## datapath
module datapath(clk, rst, sw, seg0, seg1,seg2,seg3, mem_addr, mem_wdata, mem_we, mem_rdata);
make LEC_CHECK=0 ABC_AREA=1 CAP_MARGIN=20 CORE_ASPECT_RATIO=1.7 CORE_MARGIN=5 CORE_UTILIZATION=29 CTS_CLUSTER_DIAMETER=239 GPL_ROUTABILITY_DRIVEN=0 PLACE_DENSITY_LB_ADDON=0.11 SETUP_SLACK_MARGIN=2.26 SLEW_MARGIN=20 TNS_END_PERCENT=40 finish   # period 8.04 ns
run.sh (not shown) runs the stock make flow with config.mk's settings and CLKGATE_MAP_FILE=.
The starting point passed the timing, design-rule and antenna checks.
Edit:
Settings changed: ABC_AREA 1 to not set, CORE_ASPECT_RATIO 1.7 to not set, CORE_MARGIN 5 to 2, CORE_UTILIZATION 29 to 58, CTS_CLUSTER_DIAMETER 239 to not set, GPL_ROUTABILITY_DRIVEN 0 to not set, PLACE_DENSITY_LB_ADDON 0.11 to not set, SETUP_SLACK_MARGIN 2.26 to -0.45, TNS_END_PERCENT 40 to not set.
Clock period 8.04 ns to 6.19 ns, I/O delays scaled along.
Outcome: Now the flow finished but fails on setup timing. Hold slack gets better by 0.023 ns. Area after synthesis shrinks slightly. Via count grows by a few percent. Final cell count shrinks by about a fifth. Count of clock-buffer cells in the layout shrinks by 9. Setup slack gets worse by 2.7 ns. Fmax shrinks by roughly a tenth. Sequential cell count does not change. Synthesized cell count shrinks by about a fifth. Die area shrinks by well over a third. Utilization grows by 40 points.
Edit:
Settings changed: CORE_MARGIN 2 to 4, CORE_UTILIZATION 58 to 40, SETUP_SLACK_MARGIN -0.45 to not set.
Clock period 6.19 ns to 9.3 ns, I/O delays scaled along.
What happened:
- This time the run went through all stages and came out clean
- final cell count went down by a few percent
- final area went down by roughly a tenth
- global-route usage went down by 20 points
- routed wire length went down by roughly a tenth
- die size went up by well over a third
- critical path depth went up by 3
- non-clock buffer count went down by 488
- register-to-register slack is better by 2.9 ns
- utilization went down by 31 points
Edit:
Settings changed: CORE_MARGIN 4 to 2, CORE_UTILIZATION 40 to 65, MAX_ROUTING_LAYER set to met4, SETUP_SLACK_MARGIN set to 1.14.
Hold slack got worse by 0.0055 ns; fmax increases slightly; die area decreases by well over a third; cell count decreases by a little under a tenth; synthesized cell count stays the same; critical path depth decreases by 5; via count increases by a little under a tenth; utilization increases by 31 points.

---

Setup of run 1:
datapath again, from the RTL that the note above started with.
// datapath
module datapath(clk, rst, sw, seg0, seg1,seg2,seg3, mem_addr, mem_wdata, mem_we, mem_rdata);
clock: 9.3 ns
lec_check: 0
cap_margin: 30
cell_pad_in_sites_detail_placement: 1
cell_pad_in_sites_global_placement: 3
core_margin: 2
core_utilization: 40
gpl_routability_driven: 1
place_density: 0.37
slew_margin: 20
Run 1 reached the final stage; the timing, design-rule and antenna checks on its layout passed.
For run 2, these inputs were changed with respect to run 1:
- CORE_MARGIN changed from 2 to 4
- GPL_ROUTABILITY_DRIVEN removed (was 1)
- CAP_MARGIN changed from 30 to 20
- CELL_PAD_IN_SITES_DETAIL_PLACEMENT removed (was 1)
- CELL_PAD_IN_SITES_GLOBAL_PLACEMENT removed (was 3)
- PLACE_DENSITY removed (was 0.37)
- the clock period (ns, I/O delays scaled along) changed from 9.3 to 5.15
--- outcome ---
For cell count after placement, dividing the value from run 2 by the value from run 1 gives 1.13.
The higher number of cells upsized or downsized after cts of run 1 and run 2 is in run 2.
No crash in run 2: every stage finished, but the layout fails its final checks due to negative setup slack.
[run 2] overall chip area rose about 3% relative to run 1
The area taken by flip-flops and latches of run 2 and that of run 1 are within noise of each other.
Compared to run 1, run 2 reaches a higher achievable clock.
[run 2] area used by multi-input combinational logic rose 890 um2 relative to run 1
Inputs modified between run 2 and run 3:
- CORE_UTILIZATION: 40 -> 18
- the clock period (ns, I/O delays scaled along): 5.15 -> 14.5
[summary]
- Run 3: no failed stages, no open violations at the end
- Core occupancy in the finished layout ends up higher on run 2.
- On maximum fanout encountered on the critical timing path: run 3 sits above run 2.
- From run 2 to run 3 the numbers moved as follows: placed cell area went down; logic depth of the worst path, buffers included down 5.
- Compared to run 2, the router laid down less metal wire for run 3.
- Run 3 ended up with sky130_fd_sc_hd__dfrtp_1 as its cell with the largest stage delay on the worst path; run 2 ended up with sky130_fd_sc_hd__fa_2.
- Between run 2 and run 3, area growth from synthesis to final layout is lower for run 3, run 2 comes in above that.

---

job 3067:
Starting RTL as in the previous note.
make LEC_CHECK=0 CAP_MARGIN=20 CORE_MARGIN=4 CORE_UTILIZATION=70 CTS_CLUSTER_SIZE=24 PLACE_DENSITY=0.55 SETUP_SLACK_MARGIN=0.46 SLEW_MARGIN=20 finish   # period 3.05 ns
Job 3067 | ERROR | 4_1_cts
The inputs of job 5470 differ from those of job 3067 as listed below.
# job 3067
export LEC_CHECK = 0
export CAP_MARGIN = 20
export CORE_MARGIN = 4
export CORE_UTILIZATION = 70
export CTS_CLUSTER_SIZE = 24
export PLACE_DENSITY = 0.55
export SETUP_SLACK_MARGIN = 0.46
export SLEW_MARGIN = 20
create_clock -name core_clock -period 3.05 [get_ports {clk}]
# job 5470
export LEC_CHECK = 0
export CAP_MARGIN = 20
export CORE_MARGIN = 4
export CORE_UTILIZATION = 61
export CTS_CLUSTER_SIZE = 24
export SETUP_SLACK_MARGIN = 0.46
export SLEW_MARGIN = 20
create_clock -name core_clock -period 3.92 [get_ports {clk}]
==> comparison <==
Run status, job 5470: aborted in 5_1_grt, error GRT-0116. Job 3067 → job 5470: total cell area at the placement stage dropped about 0.8%; total half-perimeter wirelength after legalization and detailed placement dropped 5.5 mm; area reported by Yosys stat barely changed; quantity of I/O buffers inserted on ports barely changed. Job 3067 -> job 5470: total of flip-flops plus latches after synthesis delta 0, exact match. Diff job 5470 and job 3067: placeable core region higher in job 5470. Compared with job 3067, job 5470 shows overall die height that has gone up by a few percent. Taking job 5470 as 1.0, job 3067 lands at 0.876 on die area.
#### Input delta (job 7740 over job 5470)
# job 5470
export LEC_CHECK = 0
export CAP_MARGIN = 20
export CORE_MARGIN = 4
export CORE_UTILIZATION = 61
export CTS_CLUSTER_SIZE = 24
export SETUP_SLACK_MARGIN = 0.46
export SLEW_MARGIN = 20
create_clock -name core_clock -period 3.92 [get_ports {clk}]
# job 7740
export LEC_CHECK = 0
export CAP_MARGIN = 20
export CORE_MARGIN = 4
export CORE_UTILIZATION = 40
export SETUP_SLACK_MARGIN = 1.95
export SLEW_MARGIN = 20
create_clock -name core_clock -period 9.1 [get_ports {clk}]
Results
Job 7740 did not stop at any stage, and its layout met the timing, design-rule and antenna checks. NOTE: placeable core region in job 7740 exceeds that of job 5470. As far as area fraction in compound gates goes, job 7740 and job 5470 are indistinguishable; the numbers are identical. Chip height in job 7740 is about 23% higher than in job 5470. Job 7740: worst-case setup slack after placement 5.02 ns above job 5470. Job 7740 against job 5470; total die area is up by more than half. Re synthesized cell count: no difference whatsoever between job 7740 and job 5470. Final weighted congestion in routability-driven placement: lower on job 7740. Summary of job 7740 over job 5470: register bit count reported by yosys stayed essentially flat, quantity of gates resized following cts shows a reduction of about 80%, TritonCTS buffer count -2.4%.
Inputs modified between job 7740 and job 1346:
# job 7740
export LEC_CHECK = 0
export CAP_MARGIN = 20
export CORE_MARGIN = 4
export CORE_UTILIZATION = 40
export SETUP_SLACK_MARGIN = 1.95
export SLEW_MARGIN = 20
create_clock -name core_clock -period 9.1 [get_ports {clk}]
# job 1346
export LEC_CHECK = 0
export CAP_MARGIN = 20
export CORE_MARGIN = 4
export CORE_UTILIZATION = 59
export SLEW_MARGIN = 20
create_clock -name core_clock -period 9.23 [get_ports {clk}]
Results
Of job 1346 and job 7740, the higher non-clock buffer contribution to total cell area belongs to job 7740. Die area | job 1346 < job 7740. Against job 7740, job 1346 reports a flop share of the area that is higher. Number of nets in the layout of job 1346 falls short of that of job 7740 slightly. Highest clock rate shrinks by a few percent when moving from job 7740 to job 1346. In the tables for job 1346 and job 7740, signed area change from the synthesized netlist to the final layout reads higher with job 7740. Diff job 1346 and job 7740: share of the core filled with cells in the final layout lower in job 7740.
